==> exp/delta <==
==> flow/design.v <==
module Cinema(input [17:0]SW, input clk, input rst, output reg [17:0]LEDR , input [3:0]KEY, output [7:0]HEX0,
			  output [7:0]HEX4, output [7:0]HEX5, output [7:0]HEX6, output [7:0]HEX7, output [7:0]HEX1, output [7:0]HEX2, output [7:0]HEX3);
integer filmeEscolhido;  
integer filme;  
integer horarioEscolhido;  
integer horario;  
integer assentoEscolhido;  
reg [17:0] assento11;  
reg [17:0] assento12;  
reg [17:0] assento21;  
reg [17:0] assento22;  
integer valorInserido;  
integer valor;  
integer pago;  
integer quantidadeDeIngresso;  
integer trocoFeito;  
integer troco;  
wire [7:0]F = 4'hF;  
wire [7:0]H = 4'hC;  
reg [7:0]dFilme;  
reg [7:0]dHorario;  
reg [7:0]display1;  
reg [7:0]display2;  
reg [7:0]display3;  
reg [7:0]display4;  
integer bouncing;  
integer bouncing2;  
integer i;  
integer pagoAgora;  
always@(posedge clk) begin
  if (rst) begin  
    filmeEscolhido <= 0; filme <= 0; horarioEscolhido <= 0; horario <= 0; assentoEscolhido <= 0;
    assento11 <= 0; assento12 <= 0; assento21 <= 0; assento22 <= 0;
    valorInserido <= 0; valor <= 0; pago <= 0; quantidadeDeIngresso <= 0; trocoFeito <= 0; troco <= 0;
    dFilme <= 0; dHorario <= 0; display1 <= 0; display2 <= 0; display3 <= 0; display4 <= 0;
    bouncing <= 0; LEDR <= 0;
  end else begin
    if(!filmeEscolhido && bouncing == 0) begin  
		troco = 0;
        if(KEY == 4'b1110) begin  
            filme = 1;  
            filmeEscolhido = 1;  
            dFilme = 4'h1;  
            bouncing = 1;  
        end
        if(KEY == 4'b1101) begin  
            filme = 2;  
            filmeEscolhido = 1;  
            dFilme = 4'h2;  
        end
    end
    if(!horarioEscolhido && filmeEscolhido == 1) begin  
        if(KEY == 4'b1011) begin  
            horario = 1;  
            horarioEscolhido = 1;  
            dHorario = 4'h1;  
            display1 = 4'h1;  
            display2 = 4'h4;  
            display3 = 4'h0;  
            display4 = 4'h0;  
        end
        if(KEY == 4'b0111) begin  
            horario = 2;  
            horarioEscolhido = 1;  
            dHorario = 4'h2;  
            display1 = 4'h1;  
            display2 = 4'h6;  
            display3 = 4'h0;  
            display4 = 4'h0;  
        end
    end
    quantidadeDeIngresso=0;  
    if(!assentoEscolhido && horarioEscolhido == 1) begin  
        LEDR = 18'b111111111111111111;  
        for (i = 0; i<18; i = i + 1) begin
            if(SW[i] == 1) quantidadeDeIngresso = quantidadeDeIngresso + 1;  
        end
        valor = quantidadeDeIngresso * 15;  
        if(KEY == 4'b0011) begin  
            assentoEscolhido <= 1;  
            if(filme == 1 && horario == 1) assento11 <= assento11 + SW;  
            if(filme == 1 && horario == 2) assento12 <= assento12 + SW;  
            if(filme == 2 && horario == 1) assento21 <= assento21 + SW;  
            if(filme == 2 && horario == 2) assento22 <= assento22 + SW;  
        end
    end
    if(filme == 1 && horario == 1)begin  
		LEDR = ~assento11;
		bouncing = 0;
	end
    if(filme == 1 && horario == 2)begin  
		LEDR = ~assento12;
		bouncing = 0;
    end
    if(filme == 2 && horario == 1)begin  
		LEDR = ~assento21;
	end
    if(filme == 2 && horario == 2)begin  
		LEDR = ~assento22;
	end
    pagoAgora = pago;
    if (!pago && assentoEscolhido == 1) begin  
        if(KEY == 4'b1110) begin  
            valorInserido = valorInserido + 5;
        end
        if(KEY == 4'b1101) begin  
            valorInserido = valorInserido + 10;
        end
        if(KEY == 4'b1011) begin  
            valorInserido = valorInserido + 20;
        end
        if(KEY == 4'b0111) begin  
            valorInserido = valorInserido + 50;
        end
        if(valor == valorInserido) begin  
			pagoAgora = 1;  
		end
		if (valor < valorInserido && !trocoFeito) begin  
			troco <= valorInserido - valor;  
			pago <= 1;  
			trocoFeito <= 1;  
		end
    end
    if(pagoAgora == 1) begin  
		filmeEscolhido <= 0;
		horarioEscolhido <= 0;
		horario <= 0;
		assentoEscolhido <= 0;
		valorInserido <= 0;
		valor <= 0;
		pago <= 0;
		quantidadeDeIngresso <= 0;
		trocoFeito <= 0;
		pago <= 0;
	end
end
end
reg [7:0] SevenSeg;  
	always @(*)  
	case(F)  
		4'h0: SevenSeg = 8'b11111100;
		4'h1: SevenSeg = 8'b01100000;
		4'h2: SevenSeg = 8'b11011010;
		4'h3: SevenSeg = 8'b11110010;
		4'h4: SevenSeg = 8'b01100110;
		4'h5: SevenSeg = 8'b10110110;
		4'h6: SevenSeg = 8'b10111110;
		4'h7: SevenSeg = 8'b11100000;
		4'h8: SevenSeg = 8'b11111110;
		4'h9: SevenSeg = 8'b11110110;
		4'hF: SevenSeg = 8'b10001110;
		default: SevenSeg = 8'b00000000;
	endcase
	assign {HEX7[0], HEX7[1], HEX7[2], HEX7[3], HEX7[4], HEX7[5], HEX7[6], HEX7[7]} = ~SevenSeg;
	reg [7:0] SevenSeg1;
	always @(*)  
	case(H)
		4'h0: SevenSeg1 = 8'b11111100;
		4'h1: SevenSeg1 = 8'b01100000;
		4'h2: SevenSeg1 = 8'b11011010;
		4'h3: SevenSeg1 = 8'b11110010;
		4'h4: SevenSeg1 = 8'b01100110;
		4'h5: SevenSeg1 = 8'b10110110;
		4'h6: SevenSeg1 = 8'b10111110;
		4'h7: SevenSeg1 = 8'b11100000;
		4'h8: SevenSeg1 = 8'b11111110;
		4'h9: SevenSeg1 = 8'b11110110;
		4'hC: SevenSeg1 = 8'b01101110;
		default: SevenSeg1 = 8'b00000000;
	endcase
	assign {HEX5[0], HEX5[1], HEX5[2], HEX5[3], HEX5[4], HEX5[5], HEX5[6], HEX5[7]} = ~SevenSeg1;
	reg [7:0] SevenSeg2;
	always @(*)  
	case(dFilme)
		4'h0: SevenSeg2 = 8'b11111100;
		4'h1: SevenSeg2 = 8'b01100000;
		4'h2: SevenSeg2 = 8'b11011010;
		4'h3: SevenSeg2 = 8'b11110010;
		4'h4: SevenSeg2 = 8'b01100110;
		4'h5: SevenSeg2 = 8'b10110110;
		4'h6: SevenSeg2 = 8'b10111110;
		4'h7: SevenSeg2 = 8'b11100000;
		4'h8: SevenSeg2 = 8'b11111110;
		4'h9: SevenSeg2 = 8'b11110110;
		4'hC: SevenSeg2 = 8'b01101110;
		default: SevenSeg2 = 8'b00000000;
	endcase
	assign {HEX6[0], HEX6[1], HEX6[2], HEX6[3], HEX6[4], HEX6[5], HEX6[6], HEX6[7]} = ~SevenSeg2;
	reg [7:0] SevenSeg3;
	always @(*)  
	case(dHorario)
		4'h0: SevenSeg3 = 8'b11111100;
		4'h1: SevenSeg3 = 8'b01100000;
		4'h2: SevenSeg3 = 8'b11011010;
		4'h3: SevenSeg3 = 8'b11110010;
		4'h4: SevenSeg3 = 8'b01100110;
		4'h5: SevenSeg3 = 8'b10110110;
		4'h6: SevenSeg3 = 8'b10111110;
		4'h7: SevenSeg3 = 8'b11100000;
		4'h8: SevenSeg3 = 8'b11111110;
		4'h9: SevenSeg3 = 8'b11110110;
		4'hC: SevenSeg3 = 8'b01101110;
		default: SevenSeg3 = 8'b00000000;
	endcase
	assign {HEX4[0], HEX4[1], HEX4[2], HEX4[3], HEX4[4], HEX4[5], HEX4[6], HEX4[7]} = ~SevenSeg3;
	reg [7:0] SevenSeg4;
	always @(*)  
	case(display1)
		4'h0: SevenSeg4 = 8'b11111100;
		4'h1: SevenSeg4 = 8'b01100000;
		4'h2: SevenSeg4 = 8'b11011010;
		4'h3: SevenSeg4 = 8'b11110010;
		4'h4: SevenSeg4 = 8'b01100110;
		4'h5: SevenSeg4 = 8'b10110110;
		4'h6: SevenSeg4 = 8'b10111110;
		4'h7: SevenSeg4 = 8'b11100000;
		4'h8: SevenSeg4 = 8'b11111110;
		4'h9: SevenSeg4 = 8'b11110110;
		4'hC: SevenSeg4 = 8'b01101110;
		default: SevenSeg4 = 8'b00000000;
	endcase
	assign {HEX3[0], HEX3[1], HEX3[2], HEX3[3], HEX3[4], HEX3[5], HEX3[6], HEX3[7]} = ~SevenSeg4;
	reg [7:0] SevenSeg5;
	always @(*)  
	case(display2)
		4'h0: SevenSeg5 = 8'b11111100;
		4'h1: SevenSeg5 = 8'b01100000;
		4'h2: SevenSeg5 = 8'b11011010;
		4'h3: SevenSeg5 = 8'b11110010;
		4'h4: SevenSeg5 = 8'b01100110;
		4'h5: SevenSeg5 = 8'b10110110;
		4'h6: SevenSeg5 = 8'b10111110;
		4'h7: SevenSeg5 = 8'b11100000;
		4'h8: SevenSeg5 = 8'b11111110;
		4'h9: SevenSeg5 = 8'b11110110;
		4'hC: SevenSeg5 = 8'b01101110;
		default: SevenSeg5 = 8'b00000000;
	endcase
	assign {HEX2[0], HEX2[1], HEX2[2], HEX2[3], HEX2[4], HEX2[5], HEX2[6], HEX2[7]} = ~SevenSeg5;
	reg [7:0] SevenSeg6;
	always @(*)  
	case(display3)
		4'h0: SevenSeg6 = 8'b11111100;
		4'h1: SevenSeg6 = 8'b01100000;
		4'h2: SevenSeg6 = 8'b11011010;
		4'h3: SevenSeg6 = 8'b11110010;
		4'h4: SevenSeg6 = 8'b01100110;
		4'h5: SevenSeg6 = 8'b10110110;
		4'h6: SevenSeg6 = 8'b10111110;
		4'h7: SevenSeg6 = 8'b11100000;
		4'h8: SevenSeg6 = 8'b11111110;
		4'h9: SevenSeg6 = 8'b11110110;
		4'hC: SevenSeg6 = 8'b01101110;
		default: SevenSeg6 = 8'b00000000;
	endcase
	assign {HEX1[0], HEX1[1], HEX1[2], HEX1[3], HEX1[4], HEX1[5], HEX1[6], HEX1[7]} = ~SevenSeg6;
	reg [7:0] SevenSeg7;
	always @(*)  
	case(display4)
		4'h0: SevenSeg7 = 8'b11111100;
		4'h1: SevenSeg7 = 8'b01100000;
		4'h2: SevenSeg7 = 8'b11011010;
		4'h3: SevenSeg7 = 8'b11110010;
		4'h4: SevenSeg7 = 8'b01100110;
		4'h5: SevenSeg7 = 8'b10110110;
		4'h6: SevenSeg7 = 8'b10111110;
		4'h7: SevenSeg7 = 8'b11100000;
		4'h8: SevenSeg7 = 8'b11111110;
		4'h9: SevenSeg7 = 8'b11110110;
		4'hC: SevenSeg7 = 8'b01101110;
		default: SevenSeg7 = 8'b00000000;
	endcase
	assign {HEX0[0], HEX0[1], HEX0[2], HEX0[3], HEX0[4], HEX0[5], HEX0[6], HEX0[7]} = ~SevenSeg7;
endmodule
==> flow/run.sh <==
#!/bin/bash
# the make line also repeats each setting of config.mk as NAME=value (left out here)
make -C /OpenROAD-flow-scripts/flow DESIGN_CONFIG=/design/flow/config.mk WORK_HOME=/design/flow/orfs CLKGATE_MAP_FILE= finish
==> flow/config.mk <==
export PLATFORM = sky130hd
export DESIGN_NAME = Cinema
export DESIGN_NICKNAME = Cinema
export VERILOG_FILES = /design/flow/design.v
export SDC_FILE = /design/flow/constraint.sdc
export NUM_CORES = 4
export LEC_CHECK = 0
export ABC_AREA = 1
export CAP_MARGIN = 35
export CORE_MARGIN = 2
export CORE_UTILIZATION = 70
export CTS_CLUSTER_DIAMETER = 326
export CTS_CLUSTER_SIZE = 100
export HOLD_SLACK_MARGIN = 0.27
export PLACE_DENSITY_LB_ADDON = 0.29
export SLEW_MARGIN = 20
export TNS_END_PERCENT = 10
==> flow/constraint.sdc <==
create_clock -name core_clock -period 20.0 [get_ports {clk}]
set_input_delay 4.0000 -clock core_clock [delete_from_list [all_inputs] [get_ports {clk}]]
set_output_delay 4.0000 -clock core_clock [all_outputs]
set_load 0.01 [all_outputs]
==> exp/willow (differences from exp/delta) <==
CAP_MARGIN = 20   (was 35)
CELL_PAD_IN_SITES_DETAIL_PLACEMENT = 1   (was default)
CORE_UTILIZATION = 64   (was 70)
CTS_CLUSTER_DIAMETER = default   (was 326)
CTS_CLUSTER_SIZE = 88   (was 100)
HOLD_SLACK_MARGIN = default   (was 0.27)
PLACE_DENSITY_LB_ADDON = 0.22   (was 0.29)
TNS_END_PERCENT = default   (was 10)
==> flow/constraint.sdc (replaced) <==
create_clock -name core_clock -period 17.5 [get_ports {clk}]
set_input_delay 3.5000 -clock core_clock [delete_from_list [all_inputs] [get_ports {clk}]]
set_output_delay 3.5000 -clock core_clock [all_outputs]
set_load 0.01 [all_outputs]
==> exp/pepper (differences from exp/delta) <==
CAP_MARGIN = 20   (was 35)
CORE_UTILIZATION = 62   (was 70)
CTS_CLUSTER_DIAMETER = default   (was 326)
CTS_CLUSTER_SIZE = 98   (was 100)
HOLD_SLACK_MARGIN = default   (was 0.27)
PLACE_DENSITY_LB_ADDON = default   (was 0.29)
TNS_END_PERCENT = default   (was 10)
==> flow/constraint.sdc (replaced) <==
create_clock -name core_clock -period 10.8 [get_ports {clk}]
set_input_delay 2.1600 -clock core_clock [delete_from_list [all_inputs] [get_ports {clk}]]
set_output_delay 2.1600 -clock core_clock [all_outputs]
set_load 0.01 [all_outputs]
==> results.toml <==
# physical design summary
[run_status]
run_status = "complete, no violations"

[setup_path]
critical_setup_path_class = "input port to flip-flop"
timing.critical_path.mode_cell = "nand2_1"
timing.critical_path.to_type = "flip-flop"

[worst_hold_path]
hold_path.class = "flip-flop to flip-flop"

[cts]
cts_sinks = 187

[place]
place.gp.congestion = 0.912

[floorplan]
die_width_um = 161

[cells_and_area]
num-fill-cells = 1842
layout.cells.non_filler = 2965

[global_routing]
met2_usage_pct = 63.1
gr-total-overflow = 0

[final_timing]
rsz0062_at_grt = "no"
finalClockSkew_ns = 0.0175

[power]
total_power_mw = 1.50
(the above is from exp/delta)
==> results.toml <==
# generated from flow reports
[run_status]
run_status = "did not finish"
last-stage-reached = "detailed placement"
first_error_line_in_the_log = "[ERROR DPL-0033] detailed placement checks failed during check placement."

[place]
place.gp.congestion = 0.967

[floorplan]
die_width_um = 168
die.size.y_um = 168

[yosys]
edf_count = 0
seq_area_frac_synth_pct = 21.7
synth_xor_xnor_area_share_pct = 9.74
ys_sh_aoi_pct = 14.5
synth.largest_area_cell = "dfxtp_1"
predominant_post_synthesis_flop_cell = "dfxtp_1"
post_synth_inst_count = 2549
synthTopCellsByCount = "nand2_1 (504), inv_1 (399), nor2_1 (218)"
(the above is from exp/willow)
==> results.toml <==
# physical design summary
[global_routing]
met2_usage_pct = 60.0
gr-total-overflow = 0

[setup_path]
critical_setup_path_class = "input port to flip-flop"
timing.critical_path.to_type = "flip-flop"

[run_status]
run_status = "failed layout checks"
violations = "negative setup slack"

[final_timing]
finalClockSkew_ns = 0.0117
rsz0062_at_grt = "yes"
smallest_setup_slack_after_layout_ns = -2.32
report.final.setup_viol = 74

[worst_hold_path]
hold_path.class = "flip-flop to flip-flop"

[cells_and_area]
num-fill-cells = 2151

[floorplan]
die_width_um = 171
(the above is from exp/pepper)
